===== design/flow/design.v =====
module bufferDepth1 #(
    parameter WIDTH = 64
) (
    input clk, reset,
    input wrEnable, rdEnable,
    input [WIDTH-1:0] dataIn,
    output [WIDTH-1:0] dataOut,
    output full, empty
);
    reg [WIDTH-1:0] memory;                      
    reg fullFlag;                                
    assign full = fullFlag;
    assign empty = ~fullFlag;
    assign dataOut = memory;                     
    always @(posedge clk) begin
        if (reset) begin
            memory <= 0;
            fullFlag <= 0;
        end
        else begin
            if (wrEnable & (!fullFlag)) begin
                memory <= dataIn;
                fullFlag <= 1;
            end
            if (rdEnable & fullFlag) begin
                fullFlag <= 0;
            end
        end
    end
endmodule
module rotating_prioritizer (
    input clk, reset,
    input polarity,
    input req0, req1,
    output grant0, grant1
);
    reg grantReg0, grantReg1;
    assign grant0 = grantReg0;
    assign grant1 = grantReg1;
    reg lastGrant0, lastGrant1;
    reg reqF0, reqF1;
    reg grantF0, grantF1;
    always @(*) begin
        if (reqF0) begin
            grantF0 = 1;
            grantF1 = 0;
        end
        else begin
            grantF0 = 0;
            grantF1 = reqF1;
        end
    end
    always @(*) begin
        if (polarity) begin
            if (lastGrant1) begin
                {reqF0, reqF1} = {req0, req1};
                {grantReg0, grantReg1} = {grantF0, grantF1};              
            end
            else begin
                {reqF0, reqF1} = {req1, req0};
                {grantReg0, grantReg1} = {grantF1, grantF0};
            end
        end
        else begin  
            if (lastGrant0) begin
                {reqF0, reqF1} = {req0, req1};
                {grantReg0, grantReg1} = {grantF0, grantF1};              
            end
            else begin
                {reqF0, reqF1} = {req1, req0};
                {grantReg0, grantReg1} = {grantF1, grantF0};
            end
        end
    end
    always @(posedge clk) begin
        if (reset) begin
            lastGrant0 <= 1;  
            lastGrant1 <= 1;
        end
        else begin
            if (polarity) begin
                if (~req0 || ~req1) begin  
                    lastGrant1 <= 1;
                end
                else begin
                    if (grantReg0) begin
                        lastGrant1 <= 0;
                    end
                    if (grantReg1) begin
                        lastGrant1 <= 1;
                    end
                end
            end
            else begin  
                if (~req0 || ~req1) begin  
                    lastGrant0 <= 1;
                end
                else begin
                    if (grantReg0) begin
                        lastGrant0 <= 0;
                    end
                    if (grantReg1) begin
                        lastGrant0 <= 1;
                    end
                end
            end
        end
    end
endmodule
module cardinal_router 
#(
    parameter PACKET_SIZE = 64
)
(
    input clk, reset,                     
    output polarity,
    input cwsi,                          
    output cwri,                         
    input [PACKET_SIZE - 1:0] cwdi,      
    input ccwsi,                         
    output ccwri,                        
    input [PACKET_SIZE - 1:0] ccwdi,     
    input pesi,                          
    output peri,                         
    input [PACKET_SIZE - 1:0] pedi,      
    output cwso,                         
    input cwro,                          
    output [PACKET_SIZE - 1:0] cwdo,     
    output ccwso,                        
    input ccwro,                         
    output [PACKET_SIZE - 1:0] ccwdo,    
    output peso,                         
    input pero,                          
    output [PACKET_SIZE - 1:0] pedo      
);
    wire fullCwi0, fullCwi1, fullCcwi0, fullCcwi1, fullPei0, fullPei1;
    wire emptyCwi0, emptyCwi1, emptyCcwi0, emptyCcwi1, emptyPei0, emptyPei1;
    reg rdEnableCwi0, rdEnableCwi1, rdEnableCcwi0, rdEnableCcwi1, rdEnablePei0, rdEnablePei1;
    reg wrEnableCwi0, wrEnableCwi1, wrEnableCcwi0, wrEnableCcwi1, wrEnablePei0, wrEnablePei1;
    wire [PACKET_SIZE - 1:0] dataCwi0, dataCwi1, dataCcwi0, dataCcwi1, dataPei0, dataPei1;
    bufferDepth1 bufCwi0
    (
        .clk(clk),
        .reset(reset),
        .full(fullCwi0),
        .empty(emptyCwi0),
        .rdEnable(rdEnableCwi0),
        .wrEnable(wrEnableCwi0),
        .dataIn(cwdi),
        .dataOut(dataCwi0)
    );
    bufferDepth1 bufCwi1
    (
        .clk(clk),
        .reset(reset),
        .full(fullCwi1),
        .empty(emptyCwi1),
        .rdEnable(rdEnableCwi1),
        .wrEnable(wrEnableCwi1),
        .dataIn(cwdi),
        .dataOut(dataCwi1)
    );
    bufferDepth1 bufCcwi0
    (
        .clk(clk),
        .reset(reset),
        .full(fullCcwi0),
        .empty(emptyCcwi0),
        .rdEnable(rdEnableCcwi0),
        .wrEnable(wrEnableCcwi0),
        .dataIn(ccwdi),
        .dataOut(dataCcwi0)
    );
    bufferDepth1 bufCcwi1
    (
        .clk(clk),
        .reset(reset),
        .full(fullCcwi1),
        .empty(emptyCcwi1),
        .rdEnable(rdEnableCcwi1),
        .wrEnable(wrEnableCcwi1),
        .dataIn(ccwdi),
        .dataOut(dataCcwi1)
    );
    bufferDepth1 bufPei0
    (
        .clk(clk),
        .reset(reset),
        .full(fullPei0),
        .empty(emptyPei0),
        .rdEnable(rdEnablePei0),
        .wrEnable(wrEnablePei0),
        .dataIn(pedi),
        .dataOut(dataPei0)
    );   
    bufferDepth1 bufPei1
    (
        .clk(clk),
        .reset(reset),
        .full(fullPei1),
        .empty(emptyPei1),
        .rdEnable(rdEnablePei1),
        .wrEnable(wrEnablePei1),
        .dataIn(pedi),
        .dataOut(dataPei1)
    ); 
    wire fullCwo0, fullCwo1, fullCcwo0, fullCcwo1, fullPeo0, fullPeo1;
    wire emptyCwo0, emptyCwo1, emptyCcwo0, emptyCcwo1, emptyPeo0, emptyPeo1;
    wire rdEnableCwo0, rdEnableCwo1, rdEnableCcwo0, rdEnableCcwo1, rdEnablePeo0, rdEnablePeo1;
    reg wrEnableCwo0, wrEnableCwo1, wrEnableCcwo0, wrEnableCcwo1, wrEnablePeo0, wrEnablePeo1;
    reg [PACKET_SIZE - 1:0] dataInCwo0, dataInCwo1, dataInCcwo0, dataInCcwo1, dataInPeo0, dataInPeo1;
    wire [PACKET_SIZE - 1:0] dataOutCwo0, dataOutCwo1, dataOutCcwo0, dataOutCcwo1, dataOutPeo0, dataOutPeo1;
    bufferDepth1 bufCwo0
    (
        .clk(clk),
        .reset(reset),
        .full(fullCwo0),
        .empty(emptyCwo0),
        .rdEnable(rdEnableCwo0),
        .wrEnable(wrEnableCwo0),
        .dataIn(dataInCwo0),
        .dataOut(dataOutCwo0)
    );
    bufferDepth1 bufCwo1
    (
        .clk(clk),
        .reset(reset),
        .full(fullCwo1),
        .empty(emptyCwo1),
        .rdEnable(rdEnableCwo1),
        .wrEnable(wrEnableCwo1),
        .dataIn(dataInCwo1),
        .dataOut(dataOutCwo1)
    );
    bufferDepth1 bufCcwo0
    (
        .clk(clk),
        .reset(reset),
        .full(fullCcwo0),
        .empty(emptyCcwo0),
        .rdEnable(rdEnableCcwo0),
        .wrEnable(wrEnableCcwo0),
        .dataIn(dataInCcwo0),
        .dataOut(dataOutCcwo0)
    );
    bufferDepth1 bufCcwo1
    (
        .clk(clk),
        .reset(reset),
        .full(fullCcwo1),
        .empty(emptyCcwo1),
        .rdEnable(rdEnableCcwo1),
        .wrEnable(wrEnableCcwo1),
        .dataIn(dataInCcwo1),
        .dataOut(dataOutCcwo1)
    );
    bufferDepth1 bufPeo0
    (
        .clk(clk),
        .reset(reset),
        .full(fullPeo0),
        .empty(emptyPeo0),
        .rdEnable(rdEnablePeo0),
        .wrEnable(wrEnablePeo0),
        .dataIn(dataInPeo0),
        .dataOut(dataOutPeo0)
    );   
    bufferDepth1 bufPeo1
    (
        .clk(clk),
        .reset(reset),
        .full(fullPeo1),
        .empty(emptyPeo1),
        .rdEnable(rdEnablePeo1),
        .wrEnable(wrEnablePeo1),
        .dataIn(dataInPeo1),
        .dataOut(dataOutPeo1)
    );  
    reg reqCwiCwo, reqCwiPeo;
    reg reqCcwiCcwo, reqCcwiPeo;
    reg reqPeiCwo, reqPeiCcwo;
    wire grantCwiCwo, grantCwiPeo; 
    wire grantCcwiCcwo, grantCcwiPeo;
    wire grantPeiCwo, grantPeiCcwo;
    rotating_prioritizer arbiterCwo
    (
        .clk(clk),
        .reset(reset),
        .polarity(polarity),
        .req0(reqCwiCwo),
        .req1(reqPeiCwo),
        .grant0(grantCwiCwo),
        .grant1(grantPeiCwo)
    );
    rotating_prioritizer arbiterCcwo
    (
        .clk(clk),
        .reset(reset),
        .polarity(polarity),
        .req0(reqCcwiCcwo),
        .req1(reqPeiCcwo),
        .grant0(grantCcwiCcwo),
        .grant1(grantPeiCcwo)
    );
    rotating_prioritizer arbiterPeo
    (
        .clk(clk),
        .reset(reset),
        .polarity(polarity),
        .req0(reqCwiPeo),
        .req1(reqCcwiPeo),
        .grant0(grantCwiPeo),
        .grant1(grantCcwiPeo)
    );
    reg cwriReg, ccwriReg, periReg;
    reg cwsoReg, ccwsoReg, pesoReg;
    reg polarityReg;
    assign cwri     = cwriReg;
    assign ccwri    = ccwriReg;
    assign peri     = periReg;
    assign cwso     = cwsoReg;
    assign ccwso    = ccwsoReg;
    assign peso     = pesoReg;
    assign cwdo = (polarityReg == 0)   ? dataOutCwo1   : dataOutCwo0;
    assign ccwdo = (polarityReg == 0)  ? dataOutCcwo1  : dataOutCcwo0;  
    assign pedo = (polarityReg == 0)   ? dataOutPeo1   : dataOutPeo0; 
    assign rdEnableCwo0     = (polarityReg == 1)   ? (cwsoReg & cwro)      : 0;
    assign rdEnableCwo1     = (polarityReg == 0)   ? (cwsoReg & cwro)      : 0;
    assign rdEnableCcwo0    = (polarityReg == 1)   ? (ccwsoReg & ccwro)    : 0;  
    assign rdEnableCcwo1    = (polarityReg == 0)   ? (ccwsoReg & ccwro)    : 0;  
    assign rdEnablePeo0     = (polarityReg == 1)   ? (pesoReg & pero)      : 0;
    assign rdEnablePeo1     = (polarityReg == 0)   ? (pesoReg & pero)      : 0;  
    assign polarity = polarityReg;
    always @(posedge clk) begin
        if (reset) begin
            polarityReg <= 0;
        end
        else begin
            polarityReg <= ~polarityReg;
        end
    end
    always @(*) begin
        if(polarityReg == 0) begin
            if(emptyCwi1) begin 
                cwriReg = 1;
            end
            else begin 
                cwriReg = 0;
            end
            if(emptyCcwi1) begin 
                ccwriReg = 1;
            end
            else begin 
                ccwriReg = 0;
            end
            if(emptyPei1) begin 
                periReg = 1; 
            end
            else begin 
                periReg = 0;
            end
        end
        else begin  
            if(emptyCwi0) begin 
                cwriReg = 1;
            end
            else begin 
                cwriReg = 0;
            end
            if(emptyCcwi0) begin 
                ccwriReg = 1;
            end
            else begin 
                ccwriReg = 0;
            end
            if(emptyPei0) begin 
                periReg = 1;
            end
            else begin 
                periReg = 0;
            end
        end
    end
    always @(*) begin
        if(polarityReg == 0) begin
            wrEnableCwi0 = 0;
            wrEnableCcwi0 = 0;
            wrEnablePei0 = 0;
            if(cwsi && cwriReg) begin 
                wrEnableCwi1 = 1;
            end
            else begin 
                wrEnableCwi1 = 0;
            end
            if(ccwsi && ccwriReg) begin
                wrEnableCcwi1 = 1;
            end
            else begin 
                wrEnableCcwi1 = 0; 
            end
            if(pesi && periReg) begin 
                wrEnablePei1 = 1;
            end
            else begin 
                wrEnablePei1 = 0;   
            end
        end
        else begin
            wrEnableCwi1 = 0;
            wrEnableCcwi1 = 0;
            wrEnablePei1 = 0;
            if(cwsi && cwriReg) begin 
                wrEnableCwi0 = 1;
            end
            else begin 
                wrEnableCwi0 = 0;
            end
            if(ccwsi && ccwriReg) begin 
                wrEnableCcwi0 = 1;
            end
            else begin 
                wrEnableCcwi0 = 0; 
            end
            if(pesi && periReg) begin 
                wrEnablePei0 = 1;
            end
            else begin 
                wrEnablePei0 = 0; 
            end
        end 
    end
    always @(*) begin
        reqCwiCwo = 0;
        reqCwiPeo = 0;
        reqCcwiCcwo = 0;
        reqCcwiPeo = 0;
        reqPeiCwo = 0;
        reqPeiCcwo = 0;
        if(polarityReg == 0) begin  
            if(fullCwi0 && (dataCwi0[48] == 1) && emptyCwo0) begin 
                reqCwiCwo = 1;
            end
            if(fullCwi0 && (dataCwi0[48] == 0) && emptyPeo0) begin 
                reqCwiPeo = 1;
            end
            if(fullCcwi0 && (dataCcwi0[48] == 1) && emptyCcwo0) begin 
                reqCcwiCcwo = 1;
            end
            if(fullCcwi0 && (dataCcwi0[48] == 0) && emptyPeo0) begin 
                reqCcwiPeo = 1;
            end
            if(fullPei0 && (dataPei0[62] == 0) && emptyCwo0) begin 
                reqPeiCwo = 1;
            end
            if(fullPei0 && (dataPei0[62] == 1) && emptyCcwo0) begin 
                reqPeiCcwo = 1;
            end
        end
        else begin  
            if(fullCwi1 && (dataCwi1[48] == 1) && emptyCwo1) begin 
                reqCwiCwo = 1;
            end
            if(fullCwi1 && (dataCwi1[48] == 0) && emptyPeo1) begin 
                reqCwiPeo = 1;
            end
            if(fullCcwi1 && (dataCcwi1[48] == 1) && emptyCcwo1) begin 
                reqCcwiCcwo = 1;
            end
            if(fullCcwi1 && (dataCcwi1[48] == 0) && emptyPeo1) begin 
                reqCcwiPeo = 1;
            end
            if(fullPei1 && (dataPei1[62] == 0) && emptyCwo1) begin 
                reqPeiCwo = 1;
            end
            if(fullPei1 && (dataPei1[62] == 1) && emptyCcwo1) begin 
                reqPeiCcwo = 1;
            end
        end
    end
    always @(*) begin
        rdEnableCwi0 = 0;
        rdEnableCwi1 = 0;
        rdEnableCcwi0 = 0;
        rdEnableCcwi1 = 0;
        rdEnablePei0 = 0;
        rdEnablePei1 = 0;
        wrEnableCwo0 = 0;
        wrEnableCwo1 = 0;
        wrEnableCcwo0 = 0;
        wrEnableCcwo1 = 0;
        wrEnablePeo0 = 0;
        wrEnablePeo1 = 0;
        dataInCwo0 = 64'bx;
        dataInCwo1 = 64'bx;
        dataInCcwo0 = 64'bx;
        dataInCcwo1 = 64'bx;
        dataInPeo0 = 64'bx;
        dataInPeo1 = 64'bx;
        if(polarityReg == 0)  
        begin
            if(grantCwiCwo) begin                            
                rdEnableCwi0 = 1;
                wrEnableCwo0 = 1;
                dataInCwo0 = dataCwi0;                       
                dataInCwo0[55-:8] = dataCwi0[55-:8] >> 1;    
            end
            if(grantCwiPeo) begin
                rdEnableCwi0 = 1;
                wrEnablePeo0 = 1;
                dataInPeo0 = dataCwi0;
                dataInPeo0[55-:8] = dataCwi0[55-:8] >> 1;
            end
            if(grantCcwiCcwo) begin
                rdEnableCcwi0 = 1;
                wrEnableCcwo0 = 1;
                dataInCcwo0 = dataCcwi0;
                dataInCcwo0[55-:8] = dataCcwi0[55-:8] >> 1;
            end
            if(grantCcwiPeo) begin
                rdEnableCcwi0 = 1;
                wrEnablePeo0 = 1;
                dataInPeo0 = dataCcwi0;
                dataInPeo0[55-:8] = dataCcwi0[55-:8] >> 1;
            end
            if(grantPeiCwo) begin
                rdEnablePei0 = 1;
                wrEnableCwo0 = 1;
                dataInCwo0 = dataPei0;
                dataInCwo0[55-:8] = dataPei0[55-:8] >> 1;
            end
            if(grantPeiCcwo) begin
                rdEnablePei0 = 1;
                wrEnableCcwo0 = 1;
                dataInCcwo0 = dataPei0;
                dataInCcwo0[55-:8] = dataPei0[55-:8] >> 1;
            end
        end
        else  
        begin
            if(grantCwiCwo) begin
                rdEnableCwi1 = 1;
                wrEnableCwo1 = 1;
                dataInCwo1 = dataCwi1;
                dataInCwo1[55-:8] = dataCwi1[55-:8] >> 1;
            end
            if(grantCwiPeo) begin
                rdEnableCwi1 = 1;
                wrEnablePeo1 = 1;
                dataInPeo1 = dataCwi1;
                dataInPeo1[55-:8] = dataCwi1[55-:8] >> 1;
            end
            if(grantCcwiCcwo) begin
                rdEnableCcwi1 = 1;
                wrEnableCcwo1 = 1;
                dataInCcwo1 = dataCcwi1;
                dataInCcwo1[55-:8] = dataCcwi1[55-:8] >> 1;
            end
            if(grantCcwiPeo) begin
                rdEnableCcwi1 = 1;
                wrEnablePeo1 = 1;
                dataInPeo1 = dataCcwi1;
                dataInPeo1[55-:8] = dataCcwi1[55-:8] >> 1;
            end
            if(grantPeiCwo) begin
                rdEnablePei1 = 1;
                wrEnableCwo1 = 1;
                dataInCwo1 = dataPei1;
                dataInCwo1[55-:8] = dataPei1[55-:8] >> 1;
            end
            if(grantPeiCcwo) begin
                rdEnablePei1 = 1;
                wrEnableCcwo1 = 1;
                dataInCcwo1 = dataPei1;
                dataInCcwo1[55-:8] = dataPei1[55-:8] >> 1;
            end
        end
    end
    always @(*) begin
        cwsoReg     = (polarityReg == 0) ? (fullCwo1 & cwro)   : (fullCwo0 & cwro);
        ccwsoReg    = (polarityReg == 0) ? (fullCcwo1 & ccwro) : (fullCcwo0 & ccwro);  
        pesoReg     = (polarityReg == 0) ? (fullPeo1 & pero)   : (fullPeo0 & pero);    
    end 
endmodule 

===== design/flow/config.mk =====
export PLATFORM = sky130hd
export DESIGN_NAME = cardinal_router
export DESIGN_NICKNAME = cardinal_router
export VERILOG_FILES = /design/flow/design.v
export SDC_FILE = /design/flow/constraint.sdc
export NUM_CORES = 4
export LEC_CHECK = 0
export CAP_MARGIN = 20
export CORE_MARGIN = 2
export CORE_UTILIZATION = 40
export SLEW_MARGIN = 20

===== design/flow/run.sh =====
#!/bin/bash
# the make line also repeats each setting of config.mk as NAME=value (left out here)
make -C /OpenROAD-flow-scripts/flow DESIGN_CONFIG=/design/flow/config.mk WORK_HOME=/design/flow/orfs CLKGATE_MAP_FILE= finish

===== design/flow/constraint.sdc =====
create_clock -name core_clock -period 2.16 [get_ports {clk}]
set_input_delay 0.4320 -clock core_clock [delete_from_list [all_inputs] [get_ports {clk}]]
set_output_delay 0.4320 -clock core_clock [all_outputs]
set_load 0.01 [all_outputs]

==> reports/summary.json, run 1 <==
{
  "critical_path": {
    "regToRegSetupSlack_ns": -0.51,
    "cp.arrival_ns": 3.24,
    "critPathBufInv": 5,
    "worst_path_dominant_cell_family": "AND-OR/OR-AND gates",
    "path_common_cell": "buf_6",
    "crit_path_start": "polarityReg",
    "crit_path_top_delay_cell": "a2111oi_4",
    "timing.critical_path.to": "bufPeo1.memory[60]",
    "setup.worst_path.start_class": "flip-flop",
    "max_stage_delay_ns": 0.42,
    "reg2regPathDepth": 11,
    "r2r-start": "polarityReg",
    "critPathMaxFanout": 9,
    "crit_path_cell_trace": "buf_6, buf_6, and4bb_4, o31a_1, a2111oi_4, buf_4, o21ai_2, a31oi_4, buf_6, clkbuf_16, a221o_1",
    "worst-endpoint-required_ns": 2.73,
    "critical_path.reg2reg.endpoint": "bufPeo1.memory[60]",
    "path_depth": 11,
    "critPathCaptureType": "flip-flop",
    "critPathKind": "flip-flop to flip-flop"
  },
  "yosys": {
    "post-synth-top-count-cell": "nand2_1",
    "avgSynthCellArea_um2": 8.925,
    "common_cells": "786 x nand2_1, 779 x dfxtp_1, 394 x a21oi_1",
    "synth.distinct_cells": 55,
    "yosys.area_share.xor_xnor_pct": 0,
    "number_of_warnings_reported_in_the_yosys_synthesis_log": 3,
    "ys_cells": 3655,
    "synth-adder-area-share_pct": 0,
    "asyncSetResetFlopFracSynth_pct": 0,
    "area_share_of_the_largest_cell_type_after_synthesis_pct": 47.80,
    "yosysSeqAreaShare_pct": 47.80,
    "synthFlopType": "dfxtp_1",
    "yosys.area_share.aoi_pct": 16.46,
    "yosysTopAreaCell": "dfxtp_1",
    "synthesis.area_um2": 32620,
    "synth-area-yosys_um2": 32620,
    "syn_inst": 3655,
    "post_synth_main_area_contributors": "dfxtp_1 48%, mux2i_1 9.8%, nand2_1 9.0%",
    "synth.area.mux_share_pct": 16.48,
    "simple_gate_area_share_pct": 14.97,
    "yosys-dominant-comb-family": "multiplexers",
    "enable_flop_cells": 0,
    "yosys_reg_bits": 779
  },
  "die": {
    "die_height_um": 289.6,
    "ioPinCount": 399,
    "floorplan.initialDensity_pct": 40.44,
    "row_count": 104,
    "die_area_um2": 83860,
    "coreArea_um2": 80680,
    "die_w_um": 289.6
  },
  "timing": {
    "finalCritPeriodShare_pct": 123.5,
    "report.final.slew_viol_count": 0,
    "grt_setup_unrepaired": "yes",
    "tightest_slew_ns": 1.143,
    "finalWorstSetupSlack_ns": -0.5075,
    "slew_headroom_pct": 23.80,
    "setup-tns-final_ns": -145.28,
    "timing.fmax_mhz": 374.9,
    "hold_viol": 0,
    "finalClockSkew_ns": 0.02669,
    "final.min_clock_period_ns": 2.667,
    "timing.final.setup_violations": 586
  },
  "grt": {
    "gr-total-overflow": 0,
    "grt_antenna_before_repair": 9,
    "global_route.usage.total_pct": 27.89,
    "grt_max_degree": 218,
    "grt_pass1_vias": 27290,
    "global_route_wire_length_before_repair_um": 175600
  },
  "drt": {
    "route.final.wire_length_um": 137800,
    "drc": 0,
    "via_per_inst": 5.639,
    "residual_antenna_violating_net_count_after_detailed_routing": 0,
    "post_drt_wl_per_cell_um": 25.42,
    "first_iter_violations": 2907,
    "drtPass1Iterations": 7,
    "dr_total_vias": 30570
  },
  "power_and_ir_drop": {
    "seq_power_share_pct": 40.9,
    "power.share.switching_pct": 27.20,
    "leakage_nw": 18.22,
    "switchingPower_w": 0.01042,
    "combinationalPowerShare_pct": 18.4,
    "power.clock.total_w": 0.0156,
    "power.density_cell_area_nw_per_um2": 778.9,
    "clkPwrFrac_pct": 40.6,
    "pg_comb_w": 0.00706,
    "peakVddDrop_uv": 664.3,
    "pwr.group.sequential_w": 0.0157,
    "power_internal_w": 0.02790,
    "power_top_consumer": "sequential cells"
  },
  "run": {
    "tool_warnings": 36,
    "max-cap-violations": 0
  },
  "place": {
    "post-place-cells": 4975,
    "dpl_cell_area_um2": 39210,
    "routabilityCongestion": 0.8398,
    "buffer_ports.inserted": 394,
    "detailed_place_hpwl_um": 72320
  },
  "clock_network": {
    "cts_tree": "done",
    "cts.clk_slew.worst_paths_ns": 0.06,
    "clkLatencyLatePin_ns": 0.64,
    "htreeDepth": 3,
    "max-clock-path-buffers": 3,
    "cts.sinks": 779,
    "clk_root_buffer_cell": "clkbuf_16",
    "tritoncts.num_buffers": 86
  },
  "final_layout": {
    "layout.nets": 4488,
    "final_design_area_no_fill_um2": 49200,
    "synthToLayoutAreaGrowth_pct": 50.81,
    "instances_no_fill": 5421
  },
  "hold_path": {
    "min_delay_path_depth": 2,
    "hold_path_end": "bufCcwi0.fullFlag",
    "hold_path_startpoint": "reset",
    "worstHoldPathType": "primary input to flip-flop"
  },
  "run_status": {
    "run_status": "complete, but fails checks",
    "violated_checks": "setup timing"
  }
}
==> routing by layer <==
metal | wire [µm] | GRT usage, %
met1 | 57210 | 37.32
met2 | 65170 | 46.53
met3 | 10170 | 3.744
met4 | 5201 | 8.987
met5 | 19 | 0
==> layout make-up <==
| class | count | area (µm²) |
|---|---|---|
| Inverter | 8 | 30.03 |
| Sequential cell | 779 | 15600 |
| Timing Repair Buffer | 856 | 11020 |
| Fill cell | 6663 | 31480 |
| Clock inverter | 34 | 483.0 |
| Multi-Input combinational cell | 2557 | 18240 |
| Clock buffer | 121 | 2485 |
| Antenna cell | 6 | 15.01 |
| Tap cell | 1060 | 1326 |
==> through the flow <==
stage               total power (W)  setup WS [ns]  util, %  hold WS [ns]
floorplan                   0.01833        -0.1231        -        0.4441
finish                      0.03832        -0.5075    60.98       0.04030
detailed placement          0.02077        -0.3101    48.60        0.4552
global route                0.03936        -0.5974    60.98       0.02867
CTS                         0.03661        -0.4899    54.22      0.006972
global placement            0.02072        -0.2726    48.60        0.4507
==> what timing repair did <==
item,CTS,global route
hold buffers,0,0
setup buffers,64,153
endpoints found under the setup margin,528,613
pin swaps,12,195
gates resized,810,893
gates cloned,20,58
==> inputs of run 2 (changes only) <==
- ABC_AREA: default -> 1
- CORE_UTILIZATION: 40 -> 72
- clock period: 2.16 -> 3.55 ns (I/O delays scaled with it)
==> reports/summary.json, run 2 <==
{
  "yosys": {
    "common_cells": {"value": "1597 x nand2_1, 1158 x nor2_1, 779 x dfxtp_1", "change": "was 786 x nand2_1, 779 x dfxtp_1, 394 x a21oi_1"},
    "yosys.area_share.aoi": {"value": 14.74, "unit": "%", "change": "was 16.46%"},
    "syn_inst": {"value": 5708, "change": "was 3655"},
    "synth-adder-area-share": {"value": 0, "unit": "%", "change": "unchanged"},
    "yosys.area_share.xor_xnor": {"value": 0, "unit": "%", "change": "unchanged"},
    "yosysTopAreaCell": {"value": "dfxtp_1", "change": "unchanged"},
    "simple_gate_area_share": {"value": 30.47, "unit": "%", "change": "was 14.97%"},
    "post-synth-top-count-cell": {"value": "nand2_1", "change": "unchanged"},
    "enable_flop_cells": {"value": 0, "change": "unchanged"},
    "yosys_reg_bits": {"value": 779, "change": "unchanged"},
    "post_synth_main_area_contributors": {"value": "dfxtp_1 43%, nand2_1 17%, nor2_1 12%", "change": "was dfxtp_1 48%, mux2i_1 9.8%, nand2_1 9.0%"},
    "asyncSetResetFlopFracSynth": {"value": 0, "unit": "%", "change": "unchanged"},
    "synthesis.area": {"value": 35970, "unit": "µm²", "change": "was 32620 µm²"},
    "synth.area.mux_share": {"value": 0, "unit": "%", "change": "was 16.48%"},
    "synth.distinct_cells": {"value": 27, "change": "was 55"},
    "area_share_of_the_largest_cell_type_after_synthesis": {"value": 43.36, "unit": "%", "change": "was 47.80%"},
    "number_of_warnings_reported_in_the_yosys_synthesis_log": {"value": 3, "change": "unchanged"},
    "synth-area-yosys": {"value": 35970, "unit": "µm²", "change": "was 32620 µm²"},
    "ys_cells": {"value": 5708, "change": "was 3655"},
    "synthFlopType": {"value": "dfxtp_1", "change": "unchanged"},
    "yosysSeqAreaShare": {"value": 43.36, "unit": "%", "change": "was 47.80%"},
    "avgSynthCellArea": {"value": 6.301, "unit": "µm²", "change": "was 8.925 µm²"},
    "yosys-dominant-comb-family": {"value": "simple AND/OR/NAND/NOR gates", "change": "was multiplexers"}
  },
  "timing": {
    "grt_setup_unrepaired": {"value": "no", "change": "was yes"},
    "slew_headroom": {"value": 22.13, "unit": "%", "change": "was 23.80%"},
    "setup-tns-final": {"value": 0, "unit": "ns", "change": "was -145.28 ns"},
    "timing.final.setup_violations": {"value": 0, "change": "was 586"},
    "finalCritPeriodShare": {"value": 98.69, "unit": "%", "change": "was 123.5%"},
    "tightest_slew": {"value": 1.168, "unit": "ns", "change": "was 1.143 ns"},
    "timing.fmax_mhz": 285.4,
    "report.final.slew_viol_count": {"value": 0, "change": "unchanged"},
    "final.min_clock_period_ns": 3.504,
    "hold_viol": {"value": 0, "change": "unchanged"},
    "finalClockSkew": {"value": 0.01929, "unit": "ns", "change": "was 0.02669 ns"}
  },
  "drt": {
    "first_iter_violations": {"value": 4693, "change": "was 2907"},
    "route.final.wire_length": {"value": 115700, "unit": "µm", "change": "was 137800 µm"},
    "dr_total_vias": {"value": 37280, "change": "was 30570"},
    "post_drt_wl_per_cell": {"value": 17.56, "unit": "µm", "change": "was 25.42 µm"},
    "residual_antenna_violating_net_count_after_detailed_routing": {"value": 0, "change": "unchanged"},
    "drc": {"value": 0, "change": "unchanged"},
    "drtPass1Iterations": {"value": 8, "change": "was 7"},
    "via_per_inst": {"value": 5.658, "change": "was 5.639"}
  },
  "die": {
    "ioPinCount": {"value": 399, "change": "unchanged"},
    "coreArea": {"value": 49150, "unit": "µm²", "change": "was 80680 µm²"},
    "die_height": {"value": 227.5, "unit": "µm", "change": "was 289.6 µm"},
    "die_w": {"value": 227.5, "unit": "µm", "change": "was 289.6 µm"},
    "die_area": {"value": 51760, "unit": "µm²", "change": "was 83860 µm²"},
    "floorplan.initialDensity": {"value": 73.18, "unit": "%", "change": "was 40.44%"},
    "row_count": {"value": 81, "change": "was 104"}
  },
  "hold_path": {
    "hold_path_end": {"value": "bufCcwi0.memory[3]", "change": "was bufCcwi0.fullFlag"},
    "worstHoldPathType": {"value": "flip-flop to flip-flop", "change": "was primary input to flip-flop"},
    "min_delay_path_depth": {"value": 2, "change": "unchanged"},
    "hold_path_startpoint": {"value": "bufCcwi0.memory[3]", "change": "was reset"}
  },
  "final_layout": {
    "layout.nets": {"value": 6064, "change": "was 4488"},
    "core_util_final": {"value": 86.17, "unit": "%", "change": "was 60.98%"},
    "fillerInstances": {"value": 3114, "change": "was 6663"},
    "final_design_area_no_fill": {"value": 42360, "unit": "µm²", "change": "was 49200 µm²"},
    "synthToLayoutAreaGrowth": {"value": 17.76, "unit": "%", "change": "was 50.81%"}
  },
  "clock_network": {
    "cts.clk_slew.worst_paths": {"value": 0.06, "unit": "ns", "change": "about the same"},
    "clk_root_buffer_cell": {"value": "clkbuf_16", "change": "unchanged"},
    "max-clock-path-buffers": {"value": 3, "change": "unchanged"},
    "htreeDepth": {"value": 3, "change": "unchanged"},
    "post-cts-setup-buffers": {"value": 0, "change": "was 64"},
    "cts_tree": {"value": "done", "change": "unchanged"},
    "tritoncts.num_buffers": {"value": 77, "change": "was 86"},
    "clkLatencyLatePin": {"value": 0.63, "unit": "ns", "change": "was 0.64 ns"},
    "cts.sinks": {"value": 779, "change": "unchanged"}
  },
  "power_and_ir_drop": {
    "power_internal": {"value": 0.01558, "unit": "W", "change": "was 0.02790 W"},
    "leakage": {"value": 19.75, "unit": "nW", "change": "was 18.22 nW"},
    "peakVddDrop": {"value": 501.8, "unit": "µV", "change": "was 664.3 µV"},
    "power.clock.total": {"value": 0.00791, "unit": "W", "change": "was 0.0156 W"},
    "design_power_total": {"value": 0.02250, "unit": "W", "change": "was 0.03832 W"},
    "combinationalPowerShare": {"value": 20.6, "unit": "%", "change": "was 18.4%"},
    "pg_comb": {"value": 0.00464, "unit": "W", "change": "was 0.00706 W"},
    "power.share.switching": {"value": 30.75, "unit": "%", "change": "was 27.20%"},
    "seq_power_share": {"value": 44.2, "unit": "%", "change": "was 40.9%"},
    "power.density_cell_area": {"value": 531.2, "unit": "nW/µm²", "change": "was 778.9 nW/µm²"},
    "pwr.group.sequential": {"value": 0.00995, "unit": "W", "change": "was 0.0157 W"},
    "power_top_consumer": {"value": "sequential cells", "change": "unchanged"},
    "clkPwrFrac": {"value": 35.2, "unit": "%", "change": "was 40.6%"},
    "switchingPower": {"value": 0.006919, "unit": "W", "change": "was 0.01042 W"}
  },
  "critical_path": {
    "worst_path_dominant_cell_family": {"value": "buffers and inverters", "change": "was AND-OR/OR-AND gates"},
    "critPathMaxFanout": {"value": 99, "change": "was 9"},
    "cp.arrival": {"value": 2.79, "unit": "ns", "change": "was 3.24 ns"},
    "crit_path_start": {"value": "polarityReg", "change": "unchanged"},
    "crit_path_cell_trace": {"value": "buf_12, o21ai_0, clkdlybuf4s50_1", "change": "was buf_6, buf_6, and4bb_4, o31a_1, a2111oi_4, buf_4, o21ai_2, a31oi_4, buf_6, clkbuf_16, a221o_1"},
    "crit_path_top_delay_cell": {"value": "o21ai_0", "change": "was a2111oi_4"},
    "critPathBufInv": {"value": 2, "change": "was 5"},
    "path_depth": {"value": 3, "change": "was 11"},
    "critical_path.reg2reg.endpoint": {"value": "bufPeo0.memory[4]", "change": "was bufPeo1.memory[60]"},
    "r2r-start": {"value": "polarityReg", "change": "unchanged"},
    "worst-endpoint-required": {"value": 2.84, "unit": "ns", "change": "was 2.73 ns"},
    "max_stage_delay": {"value": 0.69, "unit": "ns", "change": "was 0.42 ns"},
    "regToRegSetupSlack": {"value": 0.32, "unit": "ns", "change": "was -0.51 ns"},
    "critPathCaptureType": {"value": "primary output", "change": "was flip-flop"},
    "setup.worst_path.start_class": {"value": "flip-flop", "change": "unchanged"},
    "timing.critical_path.to": {"value": "ccwdo[28]", "change": "was bufPeo1.memory[60]"},
    "critPathKind": {"value": "flip-flop to primary output", "change": "was flip-flop to flip-flop"},
    "reg2regPathDepth": {"value": 16, "change": "was 11"}
  },
  "run": {
    "max-cap-violations": {"value": 0, "change": "unchanged"},
    "tool_warnings": {"value": 47, "change": "was 36"}
  },
  "grt": {
    "global_route_wire_length_before_repair": {"value": 177000, "unit": "µm", "change": "was 175600 µm"},
    "grt_antenna_before_repair": {"value": 4, "change": "was 9"},
    "grt_pass1_vias": {"value": 34720, "change": "was 27290"},
    "gr-total-overflow": {"value": 0, "change": "unchanged"},
    "grt_max_degree": {"value": 141, "change": "was 218"},
    "global_route.usage.total": {"value": 43.40, "unit": "%", "change": "was 27.89%"}
  },
  "place": {
    "dpl_cell_area": {"value": 39950, "unit": "µm²", "change": "was 39210 µm²"},
    "detailed_place_hpwl": {"value": 65970, "unit": "µm", "change": "was 72320 µm"},
    "routabilityCongestion": {"value": 0.9120, "change": "was 0.8398"},
    "buffer_ports.inserted": {"value": 394, "change": "unchanged"}
  },
  "run_status": {
    "run_status": {"value": "timing/DRC/antenna clean", "change": "was complete, but fails checks"}
  }
}
-- run 2: final cells by class --
| cell class | instances | area [µm²] | area share (%) |
|---|---|---|---|
| multi-input cells | 3930 | 16350 | 38.60 |
| flip-flops and latches | 779 | 15600 | 36.83 |
| repair buffers | 461 | 4851 | 11.45 |
| inverters | 615 | 2326 | 5.491 |
| clock buffers | 122 | 2288 | 5.403 |
| well taps | 664 | 830.8 | 1.961 |
| clock inverters | 16 | 103.9 | 0.2452 |
| diodes | 3 | 7.507 | 0.01772 |
-- run 2: stage by stage --
step	cells	worst slack, ns	hold WS [ns]
global route	6588	0.003889	0.4748
global placement	6449	0.5792	0.4472
finish	6590	0.04649	0.4591
floorplan	5710	0.9666	0.4390
CTS	6587	0.03011	0.4601
detailed placement	6449	0.5684	0.4511
-- run 2: metal layers --
layer / vias up / wire (µm) / track usage (%)
met2: 2462 / 51040 / 68.08
met4: 4 / 7765 / 28.25
met3: 580 / 14600 / 10.09
met1: 16470 / 42290 / 53.71
li1: 17770 / - / -
met5: - / 26 / 0
-- run 2: what timing repair did --
action,in CTS,in global routing
hold buffers,0,0
setup endpoints to repair,0,4
gates resized,0,1
==> inputs of run 3 (changes only) <==
- CELL_PAD_IN_SITES_GLOBAL_PLACEMENT: default -> 3
- CORE_ASPECT_RATIO: default -> 1.39
- CORE_UTILIZATION: 72 -> 40
- MIN_ROUTING_LAYER: default -> met2
- PLACE_DENSITY_LB_ADDON: default -> 0.25
- clock period: 3.55 -> 6.22 ns (I/O delays scaled with it)
==> reports/summary.json, run 3 <==
{
  "run_status": {
    "run_status": {"value": "stopped before the end", "change": "was timing/DRC/antenna clean"},
    "stop_stage": "global placement without I/O (3_1_place_gp_skip_io)",
    "toolErrorMsg": "[ERROR FLW-0024] Place density exceeds 1.0 (current PLACE_DENSITY_LB_ADDON =  0.25). Please check if the value of  PLACE_DENSITY_LB_ADDON is between 0 and 0.99."
  },
  "die": {
    "row_count": {"value": 129, "change": "was 81"},
    "floorplan.initialDensity": {"value": 40.37, "unit": "%", "change": "was 73.18%"},
    "die_w": {"value": 258.3, "unit": "µm", "change": "was 227.5 µm"},
    "die_area": {"value": 92370, "unit": "µm²", "change": "was 51760 µm²"},
    "die_height": {"value": 357.5, "unit": "µm", "change": "was 227.5 µm"},
    "coreArea": {"value": 89100, "unit": "µm²", "change": "was 49150 µm²"}
  },
  "yosys": {
    "yosys-dominant-comb-family": {"value": "simple AND/OR/NAND/NOR gates", "change": "unchanged"},
    "yosys.area_share.xor_xnor": {"value": 0, "unit": "%", "change": "unchanged"},
    "avgSynthCellArea": {"value": 6.301, "unit": "µm²", "change": "unchanged"},
    "number_of_warnings_reported_in_the_yosys_synthesis_log": {"value": 3, "change": "unchanged"},
    "yosysTopAreaCell": {"value": "dfxtp_1", "change": "unchanged"},
    "yosys.area_share.aoi": {"value": 14.74, "unit": "%", "change": "unchanged"},
    "syn_inst": {"value": 5708, "change": "unchanged"},
    "post-synth-top-count-cell": {"value": "nand2_1", "change": "unchanged"},
    "yosysSeqAreaShare": {"value": 43.36, "unit": "%", "change": "unchanged"},
    "area_share_of_the_largest_cell_type_after_synthesis": {"value": 43.36, "unit": "%", "change": "unchanged"},
    "yosys_reg_bits": {"value": 779, "change": "unchanged"},
    "synth.distinct_cells": {"value": 27, "change": "unchanged"},
    "ys_cells": {"value": 5708, "change": "unchanged"},
    "synth-adder-area-share": {"value": 0, "unit": "%", "change": "unchanged"},
    "synth-area-yosys": {"value": 35970, "unit": "µm²", "change": "unchanged"},
    "synthFlopType": {"value": "dfxtp_1", "change": "unchanged"},
    "synth.area.mux_share": {"value": 0, "unit": "%", "change": "unchanged"},
    "asyncSetResetFlopFracSynth": {"value": 0, "unit": "%", "change": "unchanged"},
    "simple_gate_area_share": {"value": 30.47, "unit": "%", "change": "unchanged"},
    "enable_flop_cells": {"value": 0, "change": "unchanged"},
    "synthesis.area": {"value": 35970, "unit": "µm²", "change": "unchanged"},
    "common_cells": {"value": "1597 x nand2_1, 1158 x nor2_1, 779 x dfxtp_1", "change": "unchanged"},
    "post_synth_main_area_contributors": {"value": "dfxtp_1 43%, nand2_1 17%, nor2_1 12%", "change": "unchanged"}
  }
}
==> inputs of run 4 (changes only) <==
- ABC_AREA: 1 -> default
- CELL_PAD_IN_SITES_DETAIL_PLACEMENT: default -> 0
- CELL_PAD_IN_SITES_GLOBAL_PLACEMENT: 3 -> default
- CORE_ASPECT_RATIO: 1.39 -> 0.55
- CORE_UTILIZATION: 40 -> 17
- CTS_CLUSTER_DIAMETER: default -> 304
- MAX_ROUTING_LAYER: default -> met5
- PLACE_DENSITY_LB_ADDON: 0.25 -> 0.28
- SETUP_SLACK_MARGIN: default -> 1.33
- TNS_END_PERCENT: default -> 10
- clock period: 6.22 -> 4.52 ns (I/O delays scaled with it)
==> reports/summary.json, run 4 <==
{
  "hold_path": {
    "hold_path_startpoint": "bufCcwi1.memory[33]",
    "hold_path_end": "bufCcwi1.memory[33]",
    "min_delay_path_depth": 2,
    "worstHoldPathType": "flip-flop to flip-flop"
  },
  "yosys": {
    "post_synth_main_area_contributors": {"value": "dfxtp_1 48%, mux2i_1 9.8%, nand2_1 9.0%", "change": "was dfxtp_1 43%, nand2_1 17%, nor2_1 12%"},
    "avgSynthCellArea": {"value": 8.925, "unit": "µm²", "change": "was 6.301 µm²"},
    "synthFlopType": {"value": "dfxtp_1", "change": "unchanged"},
    "number_of_warnings_reported_in_the_yosys_synthesis_log": {"value": 3, "change": "unchanged"},
    "synthesis.area": {"value": 32620, "unit": "µm²", "change": "was 35970 µm²"},
    "post-synth-top-count-cell": {"value": "nand2_1", "change": "unchanged"},
    "synth.distinct_cells": {"value": 55, "change": "was 27"},
    "yosysSeqAreaShare": {"value": 47.80, "unit": "%", "change": "was 43.36%"},
    "yosys_reg_bits": {"value": 779, "change": "unchanged"},
    "enable_flop_cells": {"value": 0, "change": "unchanged"},
    "yosysTopAreaCell": {"value": "dfxtp_1", "change": "unchanged"},
    "synth.area.mux_share": {"value": 16.48, "unit": "%", "change": "was 0%"},
    "yosys.area_share.aoi": {"value": 16.46, "unit": "%", "change": "was 14.74%"},
    "simple_gate_area_share": {"value": 14.97, "unit": "%", "change": "was 30.47%"},
    "area_share_of_the_largest_cell_type_after_synthesis": {"value": 47.80, "unit": "%", "change": "was 43.36%"},
    "common_cells": {"value": "786 x nand2_1, 779 x dfxtp_1, 394 x a21oi_1", "change": "was 1597 x nand2_1, 1158 x nor2_1, 779 x dfxtp_1"},
    "ys_cells": {"value": 3655, "change": "was 5708"},
    "asyncSetResetFlopFracSynth": {"value": 0, "unit": "%", "change": "unchanged"},
    "synth-adder-area-share": {"value": 0, "unit": "%", "change": "unchanged"},
    "yosys.area_share.xor_xnor": {"value": 0, "unit": "%", "change": "unchanged"},
    "yosys-dominant-comb-family": {"value": "multiplexers", "change": "was simple AND/OR/NAND/NOR gates"},
    "syn_inst": {"value": 3655, "change": "was 5708"},
    "synth-area-yosys": {"value": 32620, "unit": "µm²", "change": "was 35970 µm²"}
  },
  "run": {
    "tool_warnings": 37,
    "max-cap-violations": 0
  },
  "grt": {
    "grt_max_degree": 188,
    "grt_antenna_before_repair": 0,
    "grt_met3_use_pct": 35.26,
    "global_route_wire_length_before_repair_um": 211000,
    "grt_pass1_vias": 41750,
    "global_route.usage.met2_pct": 23.91,
    "global_route.usage.met1_pct": 0,
    "global_route.usage.total_pct": 23.05,
    "busiest_layer": "met3",
    "gr-total-overflow": 0
  },
  "critical_path": {
    "cp.arrival_ns": 2.50,
    "regToRegSetupSlack_ns": 1.15,
    "worst-endpoint-required_ns": 3.62,
    "crit_path_top_delay_cell": "clkdlybuf4s50_1",
    "critPathBufInv": 4,
    "setup.worst_path.start_class": "flip-flop",
    "crit_path_cell_trace": "buf_12, buf_16, buf_16, mux2_2, clkdlybuf4s50_1",
    "max_stage_delay_ns": 0.49,
    "critical_path.reg2reg.endpoint": "bufPeo0.memory[1]",
    "critPathCaptureType": "primary output",
    "worst_path_dominant_cell_family": "buffers and inverters",
    "critPathMaxFanout": 11,
    "path_common_cell": "buf_16",
    "reg2regPathDepth": 9,
    "path_depth": 5,
    "crit_path_start": "polarityReg",
    "timing.critical_path.to": "cwdo[38]",
    "r2r-start": "polarityReg",
    "critPathKind": "flip-flop to primary output"
  },
  "clock_network": {
    "tritoncts.num_buffers": 83,
    "cts.sinks": 779,
    "postCtsHoldBufs": 0,
    "clkLatencyLatePin_ns": 0.71,
    "clk_root_buffer_cell": "clkbuf_16",
    "htreeDepth": 3,
    "cts.clk_slew.worst_paths_ns": 0.07,
    "cts_tree": "done",
    "max-clock-path-buffers": 3
  },
  "power_and_ir_drop": {
    "combinationalPowerShare_pct": 14.3,
    "clkPwrFrac_pct": 42.7,
    "power.clock.total_w": 0.00740,
    "power_internal_w": 0.01209,
    "pwr.group.sequential_w": 0.00746,
    "power.density_cell_area_nw_per_um2": 404.4,
    "leakage_nw": 14.77,
    "power_top_consumer": "sequential cells",
    "seq_power_share_pct": 43.0,
    "power.share.switching_pct": 30.26,
    "switchingPower_w": 0.005246,
    "peakVddDrop_uv": 260.5,
    "pg_comb_w": 0.00248,
    "design_power_total_w": 0.01734
  },
  "timing": {
    "timing.fmax_mhz": 294.1,
    "finalClockSkew_ns": 0.05425,
    "tightest_slew_ns": 1.104,
    "report.final.slew_viol_count": 0,
    "hold_viol": 0,
    "slew_headroom_pct": 26.39,
    "setup-tns-final_ns": 0,
    "grt_setup_unrepaired": "yes",
    "final.min_clock_period_ns": 3.400,
    "finalHoldWorstSlack_ns": 0.4634,
    "finalWorstSetupSlack_ns": 1.120,
    "timing.final.setup_violations": 0,
    "finalCritPeriodShare_pct": 75.21
  },
  "place": {
    "buffer_ports.inserted": 394,
    "routabilityCongestion": 0.7534,
    "dpl_cell_area_um2": 39530,
    "detailed_place_hpwl_um": 91140,
    "worst_slack_at_placement_ns": 1.075
  },
  "die": {
    "die_area": {"value": 195600, "unit": "µm²", "change": "was 92370 µm²"},
    "die_w": {"value": 594.7, "unit": "µm", "change": "was 258.3 µm"},
    "ioPinCount": 399,
    "die_height": {"value": 328.9, "unit": "µm", "change": "was 357.5 µm"},
    "coreArea": {"value": 191000, "unit": "µm²", "change": "was 89100 µm²"},
    "row_count": {"value": 119, "change": "was 129"},
    "floorplan.initialDensity": {"value": 17.08, "unit": "%", "change": "was 40.37%"}
  },
  "final_layout": {
    "final_design_area_no_fill_um2": 42870,
    "fillerInstances": 20710,
    "synthToLayoutAreaGrowth_pct": 31.42,
    "register_area_um2": 15600,
    "multi_input_logic_area_um2": 15800,
    "layout.nets": 4124
  },
  "run_status": {
    "run_status": {"value": "timing/DRC/antenna clean", "change": "was stopped before the end"}
  },
  "drt": {
    "drtPass1Iterations": 9,
    "drc": 0,
    "first_iter_violations": 5290,
    "route.final.wire_length_um": 154000,
    "via_per_inst": 5.918,
    "residual_antenna_violating_net_count_after_detailed_routing": 0,
    "dr_total_vias": 38760,
    "post_drt_wl_per_cell_um": 23.51
  }
}
run 4: layout make-up:
class | instances | area share, %
diodes | 23 | 0.1342
clock buffers | 114 | 5.563
inverters | 8 | 0.07004
multi-input cells | 2557 | 36.86
clock inverters | 33 | 0.8639
well taps | 2541 | 7.416
flip-flops and latches | 779 | 36.38
repair buffers | 495 | 12.71
run 4: repair_timing:
action                                  4_1_cts  5_1_grt
endpoints found under the setup margin      411      402
cloned                                        7        1
setup buffers                                14        2
gates resized                               112       23
run 4: metrics by stage:
step,utilization [%],std cells
after floorplan,-,3657
after global placement,20.69,6356
after detailed placement,20.69,6356
after CTS,22.35,6524
after global routing,22.41,6527
final,22.44,6550
run 4: layer usage:
| metal | vias to the layer above | wire (µm) |
|---|---|---|
| met5 | - | 1721 |
| met4 | 60 | 8259 |
| met3 | 889 | 74210 |
| met2 | 11560 | 69800 |
| met1 | 13130 | 0 |
| li1 | 13130 | - |
==> inputs of run 5 (changes only) <==
- CELL_PAD_IN_SITES_DETAIL_PLACEMENT: 0 -> default
- CORE_ASPECT_RATIO: 0.55 -> default
- CORE_UTILIZATION: 17 -> 70
- CTS_CLUSTER_DIAMETER: 304 -> default
- CTS_CLUSTER_SIZE: default -> 49
- MAX_ROUTING_LAYER: met5 -> default
- MIN_ROUTING_LAYER: met2 -> default
- PLACE_DENSITY_LB_ADDON: 0.28 -> default
- SETUP_SLACK_MARGIN: 1.33 -> default
- TNS_END_PERCENT: 10 -> default
- clock period: 4.52 -> 2.12 ns (I/O delays scaled with it)
==> reports/summary.json, run 5 <==
{
  "run_status": {
    "stop_stage": "global routing (5_1_grt)",
    "run_status": {"value": "stopped before the end", "change": "was timing/DRC/antenna clean"},
    "toolErrorMsg": "[ERROR GRT-0232] Routing congestion too high. Check the congestion heatmap in the GUI."
  },
  "place": {
    "detailed_place_hpwl": {"value": 68200, "unit": "µm", "change": "was 91140 µm"},
    "dpl_cell_area": {"value": 38350, "unit": "µm²", "change": "was 39530 µm²"},
    "routabilityCongestion": {"value": 0.9038, "change": "was 0.7534"},
    "buffer_ports.inserted": {"value": 394, "change": "unchanged"}
  },
  "yosys": {
    "common_cells": {"value": "786 x nand2_1, 779 x dfxtp_1, 394 x a21oi_1", "change": "unchanged"},
    "yosysSeqAreaShare": {"value": 47.80, "unit": "%", "change": "unchanged"},
    "enable_flop_cells": {"value": 0, "change": "unchanged"},
    "synth.distinct_cells": {"value": 55, "change": "unchanged"},
    "synthesis.area": {"value": 32620, "unit": "µm²", "change": "unchanged"},
    "number_of_warnings_reported_in_the_yosys_synthesis_log": {"value": 3, "change": "unchanged"},
    "yosys.area_share.aoi": {"value": 16.46, "unit": "%", "change": "unchanged"},
    "ys_cells": {"value": 3655, "change": "unchanged"},
    "post-synth-top-count-cell": {"value": "nand2_1", "change": "unchanged"},
    "yosys-dominant-comb-family": {"value": "multiplexers", "change": "unchanged"},
    "synthFlopType": {"value": "dfxtp_1", "change": "unchanged"},
    "asyncSetResetFlopFracSynth": {"value": 0, "unit": "%", "change": "unchanged"},
    "yosys.area_share.xor_xnor": {"value": 0, "unit": "%", "change": "unchanged"},
    "syn_inst": {"value": 3655, "change": "unchanged"},
    "synth-adder-area-share": {"value": 0, "unit": "%", "change": "unchanged"},
    "post_synth_main_area_contributors": {"value": "dfxtp_1 48%, mux2i_1 9.8%, nand2_1 9.0%", "change": "unchanged"},
    "synth-area-yosys": {"value": 32620, "unit": "µm²", "change": "unchanged"},
    "avgSynthCellArea": {"value": 8.925, "unit": "µm²", "change": "unchanged"},
    "simple_gate_area_share": {"value": 14.97, "unit": "%", "change": "unchanged"},
    "yosys_reg_bits": {"value": 779, "change": "unchanged"},
    "yosysTopAreaCell": {"value": "dfxtp_1", "change": "unchanged"},
    "area_share_of_the_largest_cell_type_after_synthesis": {"value": 47.80, "unit": "%", "change": "unchanged"},
    "synth.area.mux_share": {"value": 16.48, "unit": "%", "change": "unchanged"}
  },
  "clock_network": {
    "cts.sinks": {"value": 779, "change": "unchanged"},
    "tritoncts.num_buffers": {"value": 75, "change": "was 83"},
    "htreeDepth": {"value": 3, "change": "unchanged"},
    "max-clock-path-buffers": {"value": 3, "change": "unchanged"},
    "clk_root_buffer_cell": {"value": "clkbuf_16", "change": "unchanged"},
    "postCtsHoldBufs": {"value": 0, "change": "unchanged"}
  },
  "die": {
    "row_count": {"value": 79, "change": "was 119"},
    "ioPinCount": {"value": 399, "change": "unchanged"},
    "die_area": {"value": 48350, "unit": "µm²", "change": "was 195600 µm²"},
    "floorplan.initialDensity": {"value": 70.52, "unit": "%", "change": "was 17.08%"},
    "coreArea": {"value": 46260, "unit": "µm²", "change": "was 191000 µm²"},
    "die_w": {"value": 219.9, "unit": "µm", "change": "was 594.7 µm"},
    "die_height": {"value": 219.9, "unit": "µm", "change": "was 328.9 µm"}
  },
  "grt": {
    "gr-total-overflow": 2118,
    "global_route.usage.total_pct": 98.73
  }
}
## run 5: metal layers
layer  GRT usage [%]  overflow
met5           73.75        13
met4           108.5       572
met3           86.50        95
met2           113.3      1340
met1           92.50        98
## run 5: repair_timing
item                       4_1_cts
setup buffers                   38
gates resized                  527
cloned                           9
setup endpoints to repair      576
## run 5: metrics by stage
stage | setup slack [ns] | instances | utilization (%)
global placement | -0.3465 | 4488 | 82.89
detailed placement | -0.4141 | 4488 | 82.89
CTS | -0.5546 | 4669 | 89.99
floorplan | -0.1629 | 3657 | -
==> inputs of run 6 (changes only) <==
- CELL_PAD_IN_SITES_DETAIL_PLACEMENT: default -> 0
- CORE_UTILIZATION: 70 -> 17
- CTS_CLUSTER_DIAMETER: default -> 304
- CTS_CLUSTER_SIZE: 49 -> default
- MAX_ROUTING_LAYER: default -> met5
- MIN_ROUTING_LAYER: default -> met2
- PLACE_DENSITY_LB_ADDON: default -> 0.28
- TNS_END_PERCENT: default -> 10
- clock period: 2.12 -> 4.22 ns (I/O delays scaled with it)
==> reports/summary.json, run 6 <==
{
  "power_and_ir_drop": {
    "power.density_cell_area_nw_per_um2": 451.2,
    "power.share.switching_pct": 29.36,
    "combinationalPowerShare_pct": 13.0,
    "power_top_consumer": "the clock network",
    "peakVddDrop_uv": 312.9,
    "switchingPower_w": 0.005680,
    "power_internal_w": 0.01367,
    "leakage_nw": 14.24,
    "pg_comb_w": 0.00251,
    "clkPwrFrac_pct": 45.7,
    "seq_power_share_pct": 41.3,
    "pwr.group.sequential_w": 0.00800,
    "power.clock.total_w": 0.00884
  },
  "yosys": {
    "synth.distinct_cells": {"value": 55, "change": "unchanged"},
    "enable_flop_cells": {"value": 0, "change": "unchanged"},
    "yosysTopAreaCell": {"value": "dfxtp_1", "change": "unchanged"},
    "avgSynthCellArea": {"value": 8.925, "unit": "µm²", "change": "unchanged"},
    "simple_gate_area_share": {"value": 14.97, "unit": "%", "change": "unchanged"},
    "post-synth-top-count-cell": {"value": "nand2_1", "change": "unchanged"},
    "yosys.area_share.xor_xnor": {"value": 0, "unit": "%", "change": "unchanged"},
    "common_cells": {"value": "786 x nand2_1, 779 x dfxtp_1, 394 x a21oi_1", "change": "unchanged"},
    "synth-adder-area-share": {"value": 0, "unit": "%", "change": "unchanged"},
    "yosys-dominant-comb-family": {"value": "multiplexers", "change": "unchanged"},
    "syn_inst": {"value": 3655, "change": "unchanged"},
    "synthesis.area": {"value": 32620, "unit": "µm²", "change": "unchanged"},
    "yosys.area_share.aoi": {"value": 16.46, "unit": "%", "change": "unchanged"},
    "asyncSetResetFlopFracSynth": {"value": 0, "unit": "%", "change": "unchanged"},
    "yosysSeqAreaShare": {"value": 47.80, "unit": "%", "change": "unchanged"},
    "synth.area.mux_share": {"value": 16.48, "unit": "%", "change": "unchanged"},
    "number_of_warnings_reported_in_the_yosys_synthesis_log": {"value": 3, "change": "unchanged"},
    "area_share_of_the_largest_cell_type_after_synthesis": {"value": 47.80, "unit": "%", "change": "unchanged"},
    "synthFlopType": {"value": "dfxtp_1", "change": "unchanged"},
    "yosys_reg_bits": {"value": 779, "change": "unchanged"},
    "ys_cells": {"value": 3655, "change": "unchanged"},
    "post_synth_main_area_contributors": {"value": "dfxtp_1 48%, mux2i_1 9.8%, nand2_1 9.0%", "change": "unchanged"},
    "synth-area-yosys": {"value": 32620, "unit": "µm²", "change": "unchanged"}
  },
  "run": {
    "max-cap-violations": 0,
    "tool_warnings": 40
  },
  "place": {
    "buffer_ports.inserted": {"value": 394, "change": "unchanged"},
    "detailed_place_hpwl": {"value": 92660, "unit": "µm", "change": "was 68200 µm"},
    "worst_slack_at_placement": {"value": 0.9731, "unit": "ns", "change": "was -0.4141 ns"},
    "routabilityCongestion": {"value": 0.7771, "change": "was 0.9038"}
  },
  "critical_path": {
    "critPathCaptureType": "primary output",
    "crit_path_start": "polarityReg",
    "critPathBufInv": 3,
    "crit_path_cell_trace": "buf_12, buf_12, mux2_2, clkdlybuf4s50_1",
    "critPathMaxFanout": 46,
    "setup.worst_path.start_class": "flip-flop",
    "crit_path_top_delay_cell": "dfxtp_4",
    "worst_path_dominant_cell_family": "buffers and inverters",
    "path_common_cell": "buf_12",
    "r2r-start": "polarityReg",
    "max_stage_delay_ns": 0.86,
    "timing.critical_path.to": "pedo[62]",
    "cp.arrival_ns": 3.17,
    "critical_path.reg2reg.endpoint": "bufCwo0.memory[48]",
    "reg2regPathDepth": 7,
    "regToRegSetupSlack_ns": 0.91,
    "path_depth": 4,
    "worst-endpoint-required_ns": 3.38,
    "critPathKind": "flip-flop to primary output"
  },
  "run_status": {
    "run_status": {"value": "complete, but fails checks", "change": "was stopped before the end"},
    "violated_checks": "DRC"
  },
  "die": {
    "die_height": {"value": 442.1, "unit": "µm", "change": "was 219.9 µm"},
    "row_count": {"value": 160, "change": "was 79"},
    "coreArea": {"value": 190400, "unit": "µm²", "change": "was 46260 µm²"},
    "ioPinCount": {"value": 399, "change": "unchanged"},
    "die_area": {"value": 195400, "unit": "µm²", "change": "was 48350 µm²"},
    "floorplan.initialDensity": {"value": 17.14, "unit": "%", "change": "was 70.52%"},
    "die_w": {"value": 442.1, "unit": "µm", "change": "was 219.9 µm"}
  },
  "timing": {
    "report.final.slew_viol_count": 0,
    "final.min_clock_period_ns": 4.010,
    "finalClockSkew_ns": 0.03845,
    "finalCritPeriodShare_pct": 95.02,
    "timing.final.setup_violations": 0,
    "setup-tns-final_ns": 0,
    "slew_headroom_pct": 32.83,
    "tightest_slew_ns": 1.007,
    "hold_viol": 0,
    "finalWorstSetupSlack_ns": 0.2103,
    "timing.fmax_mhz": 249.4,
    "grt_setup_unrepaired": "no"
  },
  "clock_network": {
    "tritoncts.num_buffers": {"value": 98, "change": "was 75"},
    "cts.sinks": {"value": 779, "change": "unchanged"},
    "htreeDepth": {"value": 3, "change": "unchanged"},
    "clkLatencyLatePin_ns": 0.75,
    "max-clock-path-buffers": {"value": 3, "change": "unchanged"},
    "cts_tree": "done",
    "clk_root_buffer_cell": {"value": "clkbuf_16", "change": "unchanged"},
    "cts.clk_slew.worst_paths_ns": 0.06,
    "post-cts-setup-buffers": {"value": 0, "change": "was 38"}
  },
  "grt": {
    "grt_antenna_before_repair": 0,
    "grt_pass1_vias": 41070,
    "global_route.usage.total_pct": 23.24,
    "gr-total-overflow": 0,
    "global_route_wire_length_before_repair_um": 213300,
    "grt_max_degree": 175
  },
  "hold_path": {
    "min_delay_path_depth": 2,
    "hold_path_startpoint": "bufCcwi1.memory[61]",
    "worstHoldPathType": "flip-flop to flip-flop",
    "hold_path_end": "bufCcwi1.memory[61]"
  },
  "drt": {
    "dr_total_vias": 38540,
    "route.final.wire_length_um": 154400,
    "post_drt_wl_per_cell_um": 23.64,
    "via_per_inst": 5.899,
    "drtPass1Iterations": 48,
    "drc": 6,
    "residual_antenna_violating_net_count_after_detailed_routing": 0,
    "first_iter_violations": 5725
  },
  "final_layout": {
    "synthToLayoutAreaGrowth_pct": 31.45,
    "layout.nets": 4118
  }
}
run 6: what timing repair did:
item                       CTS  global route
setup endpoints to repair    0             1
hold buffers                 0             0
resized                      0             2
run 6: cell type report:
| class | instances | area (µm²) |
|---|---|---|
| sequential | 779 | 15600 |
| clock buffer | 136 | 2768 |
| timing repair buffer | 474 | 5027 |
| tap | 2511 | 3142 |
| multi-input combinational | 2557 | 15760 |
| clock inverter | 43 | 496.7 |
| inverter | 8 | 30.03 |
| antenna | 24 | 60.06 |
| fill | 20750 | 147500 |
run 6: metal layers:
metal	wire (µm)	up-vias	track usage (%)
met2	78360	11310	27.95
met5	743	-	4.567
met3	64330	916	31.01
li1	-	13140	-
met1	0	13140	-
met4	10990	31	4.129
run 6: stage by stage:
step	area [µm²]	cells	power (W)	utilization [%]	hold WS (ns)
final	42880	6532	0.01935	22.52	0.4615
after global routing	42820	6508	0.01999	22.49	0.4855
after CTS	42820	6508	0.01936	22.49	0.4496
after detailed placement	39550	6329	0.01062	20.77	0.4571
after global placement	39550	6329	0.01060	20.77	0.4541
after floorplan	32630	3657	0.009339	-	0.4441
==> inputs of run 7 (changes only) <==
- CELL_PAD_IN_SITES_DETAIL_PLACEMENT: 0 -> default
- CORE_UTILIZATION: 17 -> 16
- CTS_CLUSTER_DIAMETER: 304 -> default
- MAX_ROUTING_LAYER: met5 -> default
- MIN_ROUTING_LAYER: met2 -> default
- PLACE_DENSITY_LB_ADDON: 0.28 -> default
- TNS_END_PERCENT: 10 -> default
- clock period: 4.22 -> 5.97 ns (I/O delays scaled with it)
==> reports/summary.json, run 7 <==
{
  "grt": {
    "gr-total-overflow": {"value": 0, "change": "unchanged"},
    "grt_pass1_vias": {"value": 26910, "change": "was 41070"},
    "global_route_wire_length_before_repair": {"value": 193800, "unit": "µm", "change": "was 213300 µm"},
    "global_route.usage.total": {"value": 12.77, "unit": "%", "change": "was 23.24%"},
    "grt_max_degree": {"value": 239, "change": "was 175"}
  },
  "power_and_ir_drop": {
    "power_top_consumer": {"value": "sequential cells", "change": "was the clock network"},
    "leakage": {"value": 13.78, "unit": "nW", "change": "was 14.24 nW"},
    "clkPwrFrac": {"value": 42.9, "unit": "%", "change": "was 45.7%"},
    "power.density_cell_area": {"value": 302.0, "unit": "nW/µm²", "change": "was 451.2 nW/µm²"},
    "switchingPower": {"value": 0.003513, "unit": "W", "change": "was 0.005680 W"},
    "power.share.switching": {"value": 27.61, "unit": "%", "change": "was 29.36%"}
  },
  "timing": {
    "timing.fmax_mhz": 214.8,
    "finalHoldWorstSlack": {"value": 0.4636, "unit": "ns", "change": "was 0.4615 ns"},
    "report.final.slew_viol_count": {"value": 0, "change": "unchanged"},
    "grt_setup_unrepaired": {"value": "no", "change": "unchanged"},
    "final.min_clock_period_ns": 4.655,
    "hold_viol": {"value": 0, "change": "unchanged"},
    "setup-tns-final": {"value": 0, "unit": "ns", "change": "unchanged"},
    "timing.final.setup_violations": {"value": 0, "change": "unchanged"},
    "finalClockSkew": {"value": 0.04678, "unit": "ns", "change": "was 0.03845 ns"}
  },
  "yosys": {
    "area_share_of_the_largest_cell_type_after_synthesis": {"value": 47.80, "unit": "%", "change": "unchanged"},
    "yosys.area_share.aoi": {"value": 16.46, "unit": "%", "change": "unchanged"},
    "yosys.area_share.xor_xnor": {"value": 0, "unit": "%", "change": "unchanged"},
    "number_of_warnings_reported_in_the_yosys_synthesis_log": {"value": 3, "change": "unchanged"},
    "enable_flop_cells": {"value": 0, "change": "unchanged"},
    "yosys-dominant-comb-family": {"value": "multiplexers", "change": "unchanged"},
    "synth.area.mux_share": {"value": 16.48, "unit": "%", "change": "unchanged"},
    "yosysTopAreaCell": {"value": "dfxtp_1", "change": "unchanged"},
    "asyncSetResetFlopFracSynth": {"value": 0, "unit": "%", "change": "unchanged"},
    "yosysSeqAreaShare": {"value": 47.80, "unit": "%", "change": "unchanged"},
    "synth-adder-area-share": {"value": 0, "unit": "%", "change": "unchanged"},
    "synthesis.area": {"value": 32620, "unit": "µm²", "change": "unchanged"},
    "post_synth_main_area_contributors": {"value": "dfxtp_1 48%, mux2i_1 9.8%, nand2_1 9.0%", "change": "unchanged"}
  },
  "place": {
    "buffer_ports.inserted": {"value": 394, "change": "unchanged"}
  },
  "drt": {
    "first_iter_violations": {"value": 1973, "change": "was 5725"},
    "route.final.wire_length": {"value": 137900, "unit": "µm", "change": "was 154400 µm"},
    "via_per_inst": {"value": 4.158, "change": "was 5.899"},
    "drtPass1Iterations": {"value": 5, "change": "was 48"},
    "residual_antenna_violating_net_count_after_detailed_routing": {"value": 0, "change": "unchanged"}
  },
  "critical_path": {
    "critPathMaxFanout": {"value": 95, "change": "was 46"},
    "cp.arrival": {"value": 3.46, "unit": "ns", "change": "was 3.17 ns"},
    "timing.critical_path.to": {"value": "ccwdo[25]", "change": "was pedo[62]"},
    "critical_path.reg2reg.endpoint": {"value": "bufPeo1.memory[7]", "change": "was bufCwo0.memory[48]"},
    "max_stage_delay": {"value": 0.95, "unit": "ns", "change": "was 0.86 ns"},
    "reg2regPathDepth": {"value": 8, "change": "was 7"},
    "critPathKind": {"value": "flip-flop to primary output", "change": "unchanged"},
    "critPathBufInv": {"value": 2, "change": "was 3"},
    "crit_path_cell_trace": {"value": "buf_12, mux2_2, clkdlybuf4s50_1", "change": "was buf_12, buf_12, mux2_2, clkdlybuf4s50_1"},
    "worst-endpoint-required": {"value": 4.78, "unit": "ns", "change": "was 3.38 ns"},
    "regToRegSetupSlack": {"value": 2.00, "unit": "ns", "change": "was 0.91 ns"},
    "worst_path_dominant_cell_family": {"value": "buffers and inverters", "change": "unchanged"}
  },
  "die": {
    "die_area": {"value": 207500, "unit": "µm²", "change": "was 195400 µm²"},
    "ioPinCount": {"value": 399, "change": "unchanged"},
    "die_w": {"value": 455.5, "unit": "µm", "change": "was 442.1 µm"},
    "die_height": {"value": 455.5, "unit": "µm", "change": "was 442.1 µm"},
    "row_count": {"value": 165, "change": "was 160"},
    "coreArea": {"value": 202300, "unit": "µm²", "change": "was 190400 µm²"}
  },
  "final_layout": {
    "synthToLayoutAreaGrowth": {"value": 29.13, "unit": "%", "change": "was 31.45%"},
    "layout.nets": {"value": 4073, "change": "was 4118"},
    "core_util_final": {"value": 20.82, "unit": "%", "change": "was 22.52%"}
  },
  "run_status": {
    "run_status": {"value": "timing/DRC/antenna clean", "change": "was complete, but fails checks"}
  },
  "clock_network": {
    "cts_tree": {"value": "done", "change": "unchanged"},
    "htreeDepth": {"value": 3, "change": "unchanged"},
    "postCtsHoldBufs": {"value": 0, "change": "unchanged"},
    "post-cts-setup-buffers": {"value": 0, "change": "unchanged"},
    "clk_root_buffer_cell": {"value": "clkbuf_16", "change": "unchanged"},
    "cts.clk_slew.worst_paths": {"value": 0.06, "unit": "ns", "change": "about the same"}
  },
  "hold_path": {
    "worstHoldPathType": {"value": "flip-flop to flip-flop", "change": "unchanged"},
    "min_delay_path_depth": {"value": 2, "change": "unchanged"},
    "hold_path_startpoint": {"value": "bufCcwi1.memory[54]", "change": "was bufCcwi1.memory[61]"}
  }
}
## run 7: layout make-up
cell class | instances | area (µm²)
fill | 22130 | 160200
multi-input combinational | 2557 | 15760
sequential | 779 | 15600
timing repair buffer | 447 | 4509
tap | 2672 | 3343
clock buffer | 106 | 2190
clock inverter | 38 | 635.6
antenna | 25 | 62.56
inverter | 8 | 30.03
## run 7: metal layers
| layer | share of wire (%) | GRT usage (%) | vias up |
|---|---|---|---|
| met5 | 0.11 | 0 | - |
| met4 | 6.5 | 8.410 | 26 |
| met3 | 6.0 | 2.490 | 344 |
| met2 | 48 | 21.50 | 899 |
| met1 | 39 | 14.71 | 13170 |
| li1 | - | - | 13140 |
## run 7: stage by stage
step,instances,area [µm²],total power [W]
detailed placement,6463,39240,0.007392
global placement,6463,39240,0.007369
floorplan,3657,32630,0.006601
global route,6627,42110,0.01316
finish,6632,42130,0.01272
CTS,6607,42060,0.01284
Power is estimated from default activity; no workload was simulated.
